==> inputs of build 74 <==
==> flow/design.v <==
module ALU(
	input[31:0] SrcA,
	input[31:0] SrcB,
	input[3:0] ALUOp,
	output reg[31:0] ALUResult,
	output reg[3:0] ALUFlags
	);
	always @ (*)
	begin
		ALUFlags = 4'b0000;
		if(SrcA == SrcB)
			ALUFlags[2] = 1'b1;
		case(ALUOp)
			4'b0010:
			begin
				ALUResult = SrcA - SrcB;
			end
			4'b0100:
			begin
				ALUResult = SrcA + SrcB;
			end
			4'b1010:
			begin
				ALUResult = SrcA - SrcB;
			end
			4'b1101:
			begin
				ALUResult = SrcB;
			end
			default:
			begin
				ALUResult = 32'h00000000;
			end
		endcase
	end
endmodule
module Extend(  
	input[23:0] in,
	input[1:0] ImmSrc,
	output reg[31:0] ExtImm
	);
	integer i;
	always @ (*)
	begin
		case(ImmSrc  )
		  2'b00:
		begin
			ExtImm[7:0] = in[7:0];
			for(i=8; i<32; i=i+1)
				ExtImm[i] = in[7];
		end
		  2'b01:
		begin
			ExtImm[11:0] = in[11:0];
			for(i=12; i<32; i=i+1)
				ExtImm[i] = 'b0;
		end
		  2'b10:
		begin
			ExtImm[1:0] = 2'b00;
			ExtImm[25:2] = in[23:0];
			for(i=26; i<32; i=i+1)
				ExtImm[i] = in[23];
		end
		default:
			ExtImm = 'h00000000;
		endcase
	end
endmodule
module RegisterFile(
	input clk, 
	input reset, 
	input we,
	input[1:0] RegSrc,
	input[3:0] addr1,
	input[3:0] addr2,
	input[3:0] addr3,
	input[3:0] waddr,
	input[31:0] wdata,
	input[31:0] pcin,
	output reg[31:0] data1,
	output reg[31:0] data2,
	output reg[31:0] data3,
	output[31:0] pcout
	);
	reg[31:0] registers[15:0];
	integer idx;
	assign pcout = registers[15];
	always @ (posedge clk)
	begin
		if (reset)
		begin
			for(idx=0; idx<=15; idx=idx+1) begin
				registers[idx] <= 'h00000000;
			end
		end
		else  
		begin
			if(  we)
			begin
				if(RegSrc[0] != 1'b1)
					registers[waddr] <= wdata;
				else
					registers[14] <= registers[15] + 'd4;
			end
			if(  waddr != 4'b1111 || RegSrc[0] == 1'b1 || we == 1'b0)
				registers[15] <= pcin;
		end
	end
	always @ (*)
	begin
		begin
			if(  addr1 == 15)
			begin
				data1 = registers[15] + 32'd8;
			end
			else
			begin
				data1 = registers[addr1];
			end
			if(  addr2 == 15)
			begin
				data2 = registers[15] + 32'd8;
			end
			else
			begin
				if (  RegSrc[1] == 1'b0)
					data2 = registers[addr2];
				else
					data2 = registers[waddr];
			end
			if(  addr3 == 15)
			begin
				data3 = registers[15] + 32'd8;
			end
			else
			begin
				data3 = registers[addr3];
			end
		end
	end
endmodule
module Decoder (
	input[1:0] op,
	input[5:0] funct,
	output reg MemtoReg,
	output reg ALUSrc,
	output reg[1:0] ImmSrc,
	output reg[1:0] RegSrc,
	output reg[3:0] ALUOp,
	output reg Svalue
	);
	always @(*)
	begin
		case (op)
			2'b00:
			begin
				MemtoReg = 1'b0;
				ALUOp = funct[4:1];
				Svalue = funct[0];
				if(funct[5] == 1'b1)
				begin
					ALUSrc = 1'b1;
					ImmSrc = 2'b00;  
					RegSrc = 2'b00;
				end
				else
				begin
					ALUSrc = 1'b0;
					ImmSrc = 2'b00;
					RegSrc = 2'b00;
				end
			end
			2'b01:
			begin
				MemtoReg = 1'b1;
				ALUOp = (funct[3] == 1'b1) ? 4'b0100 : 4'b0010;
				Svalue = 1'b0;
				if(funct[5] == 1'b0)
				begin
					ALUSrc = 1'b1;
					ImmSrc = 2'b01;
					RegSrc = 2'b00;
				end
				else 
				begin
					ALUSrc = 1'b0;
					ImmSrc = 2'b01;
					RegSrc = 2'b00;				
				end
			end
			2'b10:
			begin
				MemtoReg = 1'b0;
				ALUOp = 4'b0100;
				Svalue = 1'b0;
				ALUSrc = 1'b1;
				ImmSrc = 2'b10;
				RegSrc = 2'b01;
			end
			default:
			begin
				MemtoReg = 1'b0;
				ALUOp = 4'b0000;
				Svalue = 1'b0;
				ALUSrc = 1'b0;
				ImmSrc = 2'b00;
				RegSrc = 2'b00;
			end
		endcase
	end
endmodule
module ConditionalLogic (
	input clk,
	input reset,
	input[1:0] op,
	input[5:0] funct,
	input[3:0] cond,
	input[3:0] ALUFlags,
	output reg PCSrc,
	output reg RegWrite,
	output reg MemWrite
	);
	reg condEx;
	reg Zero;
	always @(posedge clk)
	begin
		if (reset)
			Zero <= 1'b0;
		else if (op == 2'b00 && funct[4:1] == 4'b1010 && condEx == 1'b1)
			Zero <= ALUFlags[2];
	end
	always @(*)
	begin
		case(cond)
			4'b0000: condEx = (Zero == 1'b1) ? 1'b1 : 1'b0;
			4'b0001: condEx = (Zero == 1'b0) ? 1'b1 : 1'b0;
			default: condEx = 1'b1;
		endcase
	end
	always @(*)
	begin
		case(op)
			2'b00: 
			begin
				PCSrc = 1'b0;
				MemWrite = 1'b0;
				if(condEx == 1'b1)
					RegWrite = (funct[4:1] == 4'b0010 || funct[4:1] == 4'b0100 || funct[4:1] == 4'b1101) ? 1'b1 : 1'b0;
				else
					RegWrite = 1'b0;
			end
			2'b01:
			begin
				PCSrc = 1'b0;
				if(condEx == 1'b1)
				begin
					MemWrite = ~funct[0];
					RegWrite = funct[0];
				end
				else
				begin
					MemWrite = 1'b0;
					RegWrite = 1'b0;
				end
			end
			2'b10:
			begin
				MemWrite = 1'b0;
				if(condEx == 1'b1)
				begin
					PCSrc = 1'b1;
					RegWrite = (funct[4] == 1'b1) ? 1'b1 : 1'b0;
				end
				else
				begin
					PCSrc = 1'b0;
					RegWrite = 1'b0;
				end
			end
			default:
			begin
				PCSrc = 1'b0;
				MemWrite = 1'b0;
				RegWrite = 1'b0;
			end
		endcase
	end
endmodule
module ControlUnit(
	input clk,
	input reset,
	input[3:0] ALUFlags,
	input[3:0] cond,
	input[1:0] op,
	input[5:0] funct,
	output[3:0] ALUOp,
	output[1:0] ImmSrc,
	output[1:0] RegSrc,
	output PCSrc,
	output RegWrite,
	output MemWrite,
	output MemtoReg,
	output ALUSrc,
	output Svalue
	);
	Decoder _decoder(
		.op			(op),
		.funct		(funct),
		.MemtoReg	(MemtoReg),
		.ALUSrc		(ALUSrc),
		.ImmSrc		(ImmSrc),
		.RegSrc		(RegSrc),
		.ALUOp 		(ALUOp),
		.Svalue		(Svalue));
	ConditionalLogic _conditional(
		.clk		(clk),
		.reset		(reset),
		.op			(op),
		.funct		(funct),
		.cond		(cond),
		.ALUFlags	(ALUFlags),
		.PCSrc		(PCSrc),
		.RegWrite	(RegWrite),
		.MemWrite	(MemWrite));
endmodule
module ARMProcessor(
	input clk,
	input reset,
	output[31:0] pc,
	input[31:0] inst,
	input nIRQ,
	output[3:0] be,
	output[31:0] memaddr,
	output memwrite,
	output memread,
	output[31:0] writedata,
	input[31:0] readdata
	);
	assign pc = pctmp;
	assign be = 4'b1111;  
	wire[3:0] ReadAddr1, ReadAddr2, WriteAddr;
	wire[31:0] ReadData1, ReadData2, ReadData3;
	wire[31:0] Result, ExtImm, SrcB, ALUResult, PCPlus4, PCBranch, pctmp;
	wire[3:0] ALUOp, ALUFlags;
	wire[1:0] RegSrc, ImmSrc;
	wire PCSrc, RegWrite, MemWrite, MemtoReg, ALUSrc, Svalue;
	wire[31:0] NextPC;
	assign ReadAddr1 = inst[19:16];
	assign ReadAddr2 = inst[3:0];
	assign WriteAddr = inst[15:12];
	assign memaddr = ALUResult;
	assign memwrite = MemWrite;
	assign memread = 'b1;
	assign writedata = ReadData3;
	assign SrcB = (ALUSrc == 1'b0) ? ReadData2 : ExtImm;
	assign Result = (MemtoReg == 1'b0) ? ALUResult : readdata;
	assign PCPlus4 = pctmp + 32'd4;
	assign PCBranch = pctmp + ExtImm + 32'd8;
	assign NextPC = (PCSrc == 1'b0) ? PCPlus4 : PCBranch;
	ControlUnit _ControlUnit(
			.clk(clk),
			.reset(reset),
			.ALUFlags(ALUFlags), 
			.cond(inst[31:28]), 
			.op(inst[27:26]), 
			.funct(inst[25:20]), 
			.ALUOp(ALUOp), 
			.ImmSrc(ImmSrc), 
			.RegSrc(RegSrc),  
			.PCSrc(PCSrc), 
			.RegWrite(RegWrite), 
			.MemWrite(MemWrite), 
			.MemtoReg(MemtoReg), 
			.ALUSrc(ALUSrc), 
			.Svalue(Svalue)
	);
	RegisterFile _RegisterFile( 
			.clk(clk), 
			.reset(reset), 
			.we(RegWrite), 
			.RegSrc(RegSrc), 
			.addr1(ReadAddr1), 
			.addr2(ReadAddr2), 
			.addr3(WriteAddr),
			.waddr(WriteAddr), 
			.wdata(Result), 
			.pcin(NextPC), 
			.data1(ReadData1), 
			.data2(ReadData2), 
			.data3(ReadData3), 
			.pcout(pctmp)
	);
	Extend _Extend( 
		.in(inst[23:0]), 
		.ImmSrc(ImmSrc), 
		.ExtImm(ExtImm) 
	);
	ALU _ALU( 
		.SrcA(ReadData1), 
		.SrcB(SrcB), 
		.ALUOp(ALUOp), 
		.ALUFlags(ALUFlags), 
		.ALUResult(ALUResult) 
	); 
endmodule
==> flow/run.sh <==
#!/bin/bash
# the make line also repeats each setting of config.mk as NAME=value (left out here)
make -C /OpenROAD-flow-scripts/flow DESIGN_CONFIG=/design/flow/config.mk WORK_HOME=/design/flow/orfs CLKGATE_MAP_FILE= finish
==> flow/config.mk <==
export PLATFORM = sky130hd
export DESIGN_NAME = ARMProcessor
export DESIGN_NICKNAME = ARMProcessor
export VERILOG_FILES = /design/flow/design.v
export SDC_FILE = /design/flow/constraint.sdc
export NUM_CORES = 4
export LEC_CHECK = 0
export CAP_MARGIN = 15
export CELL_PAD_IN_SITES_DETAIL_PLACEMENT = 0
export CORE_MARGIN = 2
export CORE_UTILIZATION = 58
export CTS_CLUSTER_DIAMETER = 363
export CTS_CLUSTER_SIZE = 22
export SLEW_MARGIN = 20
==> flow/constraint.sdc <==
create_clock -name core_clock -period 4.46 [get_ports {clk}]
set_input_delay 0.8920 -clock core_clock [delete_from_list [all_inputs] [get_ports {clk}]]
set_output_delay 0.8920 -clock core_clock [all_outputs]
set_load 0.01 [all_outputs]
==> inputs of trial 70, as changes to build 74 <==
Settings changed: CAP_MARGIN 15 to 20, CELL_PAD_IN_SITES_DETAIL_PLACEMENT 0 to not set, CORE_UTILIZATION 58 to 65, CTS_CLUSTER_DIAMETER 363 to not set, CTS_CLUSTER_SIZE 22 to not set.
==> flow/constraint.sdc (replaced) <==
create_clock -name core_clock -period 6.06 [get_ports {clk}]
set_input_delay 1.2120 -clock core_clock [delete_from_list [all_inputs] [get_ports {clk}]]
set_output_delay 1.2120 -clock core_clock [all_outputs]
set_load 0.01 [all_outputs]
==> inputs of build 36, as changes to build 74 <==
Settings changed: CAP_MARGIN 15 to 20, CELL_PAD_IN_SITES_DETAIL_PLACEMENT 0 to not set, CTS_CLUSTER_DIAMETER 363 to not set, CTS_CLUSTER_SIZE 22 to 37, TNS_END_PERCENT set to 5.
==> flow/constraint.sdc (replaced) <==
create_clock -name core_clock -period 4.42 [get_ports {clk}]
set_input_delay 0.8840 -clock core_clock [delete_from_list [all_inputs] [get_ports {clk}]]
set_output_delay 0.8840 -clock core_clock [all_outputs]
set_load 0.01 [all_outputs]
==> inputs of build 10, as changes to build 74 <==
Settings changed: CAP_MARGIN 15 to 20, CELL_PAD_IN_SITES_DETAIL_PLACEMENT 0 to not set, CORE_UTILIZATION 58 to 46, CTS_CLUSTER_DIAMETER 363 to not set, CTS_CLUSTER_SIZE 22 to not set, SETUP_SLACK_MARGIN set to 1.14.
==> flow/constraint.sdc (replaced) <==
create_clock -name core_clock -period 4.42 [get_ports {clk}]
set_input_delay 0.8840 -clock core_clock [delete_from_list [all_inputs] [get_ports {clk}]]
set_output_delay 0.8840 -clock core_clock [all_outputs]
set_load 0.01 [all_outputs]
==> comparison table <==
Total of max-cap violations: build 74 0; build 36 0; build 10 0; trial 70 -
WP data required: build 74 3570 ps; build 36 3540 ps; build 10 3540 ps; trial 70 -
CP arrival: build 74 5480 ps; build 36 5490 ps; build 10 5340 ps; trial 70 -
Status: build 74 complete, but fails checks; build 36 complete, but fails checks; build 10 complete, but fails checks; trial 70 aborted with a tool error
Failing step: build 74 -; build 36 -; build 10 -; trial 70 global routing (5_1_grt)
Layout check failures: build 74 setup timing; build 36 setup timing; build 10 setup timing; trial 70 -
Post-CTS Resized: build 74 450; build 36 391; build 10 514; trial 70 348
Top contributor to total power: build 74 combinational cells; build 36 combinational cells; build 10 combinational cells; trial 70 -
Initial Utilization: build 74 58.5%; build 36 58.5%; build 10 46.3%; trial 70 65.4%
Endpoint kind of the worst setup timing path: build 74 output pin; build 36 output pin; build 10 output pin; trial 70 -
Area of the core: build 74 0.0672 mm2; build 36 0.0672 mm2; build 10 0.0849 mm2; trial 70 0.0600 mm2
Routed length per instance: build 74 34.8 um; build 36 34.3 um; build 10 31.2 um; trial 70 -
Path length in cells of the critical path: build 74 21; build 36 22; build 10 20; trial 70 -
Area enclosed by the die boundary: build 74 0.0698 mm2; build 36 0.0698 mm2; build 10 0.0877 mm2; trial 70 0.0624 mm2
Final worst hold slack: build 74 544 ps; build 36 576 ps; build 10 559 ps; trial 70 -
Reg-to-reg startpoint: build 74 _RegisterFile.registers[7][3]; build 36 _RegisterFile.registers[5][10]; build 10 _RegisterFile.registers[15][4]; trial 70 -
Count of antenna-violating nets left after detailed routing: build 74 0; build 36 0; build 10 0; trial 70 -
Clock Power Share: build 74 16.1%; build 36 24.0%; build 10 24.6%; trial 70 -
Fraction of standard cell area that is sequential: build 74 27.9%; build 36 28.1%; build 10 27.1%; trial 70 -
Global placer's final weighted congestion: build 74 1.01; build 36 1.04; build 10 1.03; trial 70 1.07
Sw Ratio: build 74 37.6%; build 36 36.7%; build 10 35.2%; trial 70 -
Ratio of total power to cell area: build 74 316 mW/mm2; build 36 341 mW/mm2; build 10 341 mW/mm2; trial 70 -
Largest clock skew in the final design: build 74 43.3 ps; build 36 45.8 ps; build 10 34.1 ps; trial 70 -
Placement-stage cell area: build 74 0.0504 mm2; build 36 0.0498 mm2; build 10 0.0507 mm2; trial 70 0.0468 mm2
Tapcell count: build 74 873; build 36 873; build 10 1144; trial 70 -
Highest net fanout along the worst path: build 74 9; build 36 6; build 10 5; trial 70 -
Top routing layer used: build 74 met5; build 36 met5; build 10 met5; trial 70 -
Buffers, non-clock: build 74 1400; build 36 1330; build 10 1401; trial 70 -
Power figures rest on the tool's default switching activity, not on a simulated workload.
